==> inputs of v31 <==
// byte_unit_top
module byte_unit_top (
  input clk,
  input rstn,
  output  [7:0] imem_addr,
  input  [20:0] imem_data,
  output  [7:0] dmem_addr,
  output        dmem_we,
  output [15:0] dmem_wdata,
  input  [15:0] dmem_rdata,
  input  sema_valid_i,  
  input  sema_data_i,   
  output sema_ready_o,  
  input  sema_is_empty_i,  
  output sema_write_o,     
  output sema_data_o,      
  output halted
);
wire [7:0]  if_instruction_address_o;
reg  [20:0] if_instruction;
wire [4:0]  id_opcode_o;
wire        id_alu_src_o;
wire        id_mem_branch_o;
wire        id_mem_write_o;
wire        id_mem_read_o;
wire        id_reg_write_o;
wire        id_mem_to_reg_o;
wire        id_sema_read_o;
wire        id_sema_write_o;
wire [3:0]  id_rd_id_o;
wire [15:0] id_rs1_o;
wire [15:0] id_rs2_o;
wire [15:0] id_imm_o;
wire        ex_phase_done_o;
wire [15:0] ex_alu_result_o;
wire  [7:0] ex_branch_target_address_o;
wire        ex_branch_taken_o;
wire  [3:0] ex_rd_id_o;
wire        ex_mem_branch_o;
wire        ex_mem_write_o;
wire        ex_mem_read_o;
wire        ex_reg_write_o;
wire        ex_mem_to_reg_o;
wire        ex_sema_read_o;
wire        ex_sema_write_o;
wire  [7:0] ex_mem_addr_o;
wire [15:0] ex_mem_write_data_o;
wire        mem_phase_done_o;
wire [15:0] mem_alu_result_o;
wire [3:0]  mem_rd_id_o;
wire        mem_reg_write_o;
wire        mem_take_branch_o;
wire  [7:0] mem_branch_target_address_o;
wire [15:0] wb_regfile_writeback_o;
wire  [3:0] wb_rd_id_o;
wire        wb_reg_write_o;
localparam [2:0] IF = 3'd0, ID = 3'd1, EX = 3'd2, MEM = 3'd3, WB = 3'd4, HALT = 3'd5;
reg [2:0] cpu_phase;
wire if_suspend_cpu_i  = (cpu_phase != IF);
  ...
clock: 5.0 ns
lec_check: 0
abc_area: 0
cap_margin: 20
core_aspect_ratio: 1.17
core_margin: 3
core_utilization: 35
cts_cluster_diameter: 45
cts_cluster_size: 58
gpl_routability_driven: 0
gpl_timing_driven: 0
hold_slack_margin: -0.07
max_routing_layer: met5
setup_slack_margin: 0.25
slew_margin: 20
tns_end_percent: 50
run.sh (not shown) runs the stock make flow with config.mk's settings and CLKGATE_MAP_FILE=.
==> inputs of v21, as changes to v31 <==
Settings changed: ABC_AREA 0 to 1, CAP_MARGIN 20 to 5, CELL_PAD_IN_SITES_DETAIL_PLACEMENT set to 0, CELL_PAD_IN_SITES_GLOBAL_PLACEMENT set to 0, CORE_ASPECT_RATIO 1.17 to not set, CORE_MARGIN 3 to 2, CORE_UTILIZATION 35 to 72, CTS_CLUSTER_DIAMETER 45 to 246, CTS_CLUSTER_SIZE 58 to 47, GPL_ROUTABILITY_DRIVEN 0 to not set, GPL_TIMING_DRIVEN 0 to not set, HOLD_SLACK_MARGIN -0.07 to not set, MAX_ROUTING_LAYER met5 to not set, PLACE_DENSITY set to 0.65, SETUP_SLACK_MARGIN 0.25 to 0.75, TNS_END_PERCENT 50 to not set.
==> flow/constraint.sdc (replaced) <==
create_clock -name core_clock -period 2.67 [get_ports {clk}]
set_input_delay 0.5340 -clock core_clock [delete_from_list [all_inputs] [get_ports {clk}]]
set_output_delay 0.5340 -clock core_clock [all_outputs]
set_load 0.01 [all_outputs]
==> inputs of v20, as changes to v31 <==
Settings changed: ABC_AREA 0 to 1, CORE_ASPECT_RATIO 1.17 to 1.97, CORE_MARGIN 3 to 2, CORE_UTILIZATION 35 to 67, CTS_CLUSTER_DIAMETER 45 to 338, CTS_CLUSTER_SIZE 58 to 59, GPL_ROUTABILITY_DRIVEN 0 to not set, GPL_TIMING_DRIVEN 0 to not set, HOLD_SLACK_MARGIN -0.07 to not set, MAX_ROUTING_LAYER met5 to not set, PLACE_DENSITY set to 0.35, SETUP_SLACK_MARGIN 0.25 to not set, TNS_END_PERCENT 50 to not set.
==> results <==
v21 aborted during global routing with GRT-0232. v31 completed with no timing, DRC or antenna violations. v20 did not get past global routing.
The highest die size belongs to v31, the lowest to v21.
Between v20 and v31, the lower synthesized area is in v31 (gap 2.3%, measured against v31).
In synthesized cell count, v20 and v21 do not differ.

==> 07-01 <==
byte_unit_top again, from the RTL that the note above started with.
Design byte_unit_top, start of the top module:
module byte_unit_top (
  input clk,
  input rstn,
  output  [7:0] imem_addr,
  input  [20:0] imem_data,
  output  [7:0] dmem_addr,
  output        dmem_we,
  output [15:0] dmem_wdata,
  input  [15:0] dmem_rdata,
  input  sema_valid_i,  
  input  sema_data_i,   
  output sema_ready_o,  
  input  sema_is_empty_i,  
  output sema_write_o,     
  output sema_data_o,      
  output halted
);
Settings: LEC_CHECK=0, ABC_AREA=1, CAP_MARGIN=20, CORE_ASPECT_RATIO=1.82, CORE_MARGIN=2, CORE_UTILIZATION=67, CTS_CLUSTER_DIAMETER=338, CTS_CLUSTER_SIZE=59, PLACE_DENSITY=0.35, SLEW_MARGIN=20; clock period 5.0 ns.
==> inputs of 05-13, as changes to 07-01 <==
- ABC_AREA: 1 -> not set
- CAP_MARGIN: 20 -> 0
- CORE_ASPECT_RATIO: 1.82 -> not set
- CORE_UTILIZATION: 67 -> 69
- CTS_CLUSTER_DIAMETER: 338 -> 93
- CTS_CLUSTER_SIZE: 59 -> not set
- PLACE_DENSITY: 0.35 -> not set
==> flow/constraint.sdc (replaced) <==
create_clock -name core_clock -period 2.69 [get_ports {clk}]
set_input_delay 0.5380 -clock core_clock [delete_from_list [all_inputs] [get_ports {clk}]]
set_output_delay 0.5380 -clock core_clock [all_outputs]
set_load 0.01 [all_outputs]
==> inputs of 05-21, as changes to 07-01 <==
- ABC_AREA: 1 -> not set
- CORE_ASPECT_RATIO: 1.82 -> not set
- CORE_UTILIZATION: 67 -> 70
- CTS_CLUSTER_DIAMETER: 338 -> 94
- CTS_CLUSTER_SIZE: 59 -> not set
- PLACE_DENSITY: 0.35 -> not set
- SETUP_SLACK_MARGIN: not set -> 0.79
==> flow/constraint.sdc (replaced) <==
create_clock -name core_clock -period 3.19 [get_ports {clk}]
set_input_delay 0.6380 -clock core_clock [delete_from_list [all_inputs] [get_ports {clk}]]
set_output_delay 0.6380 -clock core_clock [all_outputs]
set_load 0.01 [all_outputs]
==> results <==
metric	05-21	07-01	05-13
Count of H-tree levels built during CTS	2	1	2
Placeable Area	40010 um^2	43170 um^2	40830 um^2
Post-CTS Hold Fix Bufs	0	0	1
And-or/or-and share of the synthesized area	0.1820	0.1865	0.1820
Die x size	205.8 um	158.7 um	207.3 um
Total standard cell area after synthesis	28510 um^2	29170 um^2	28510 um^2
Area of the synthesized netlist per yosys stat	28510 um^2	29170 um^2	28510 um^2
Cells after Synth	2858	4031	2858
Area post-placement	30980 um^2	30210 um^2	32020 um^2
Run status	did not finish	did not finish	complete, but fails checks
Last stage reached	5_1_grt	5_1_grt	-
Reasons for failing layout checks	-	-	negative setup slack
Number of clock buffers inserted by TritonCTS	50	12	50
Cell with the most instances after synthesis	dfrtp_1	nand2_1	dfrtp_1
Post-CTS Repair Setup Buffers	59	0	13
Starting density of the core	0.7127	0.6756	0.6983
Post-synthesis xor/xnor area fraction	0.01106	0.006907	0.01106
Area fraction in mux cells	0.1496	0	0.1496
Number of nets at floorplan	2988	4161	2988
Inst Count DP	3465	4536	3587
Post-synthesis cell count from yosys	2858	4031	2858
Chip Footprint	42360 um^2	45290 um^2	42960 um^2
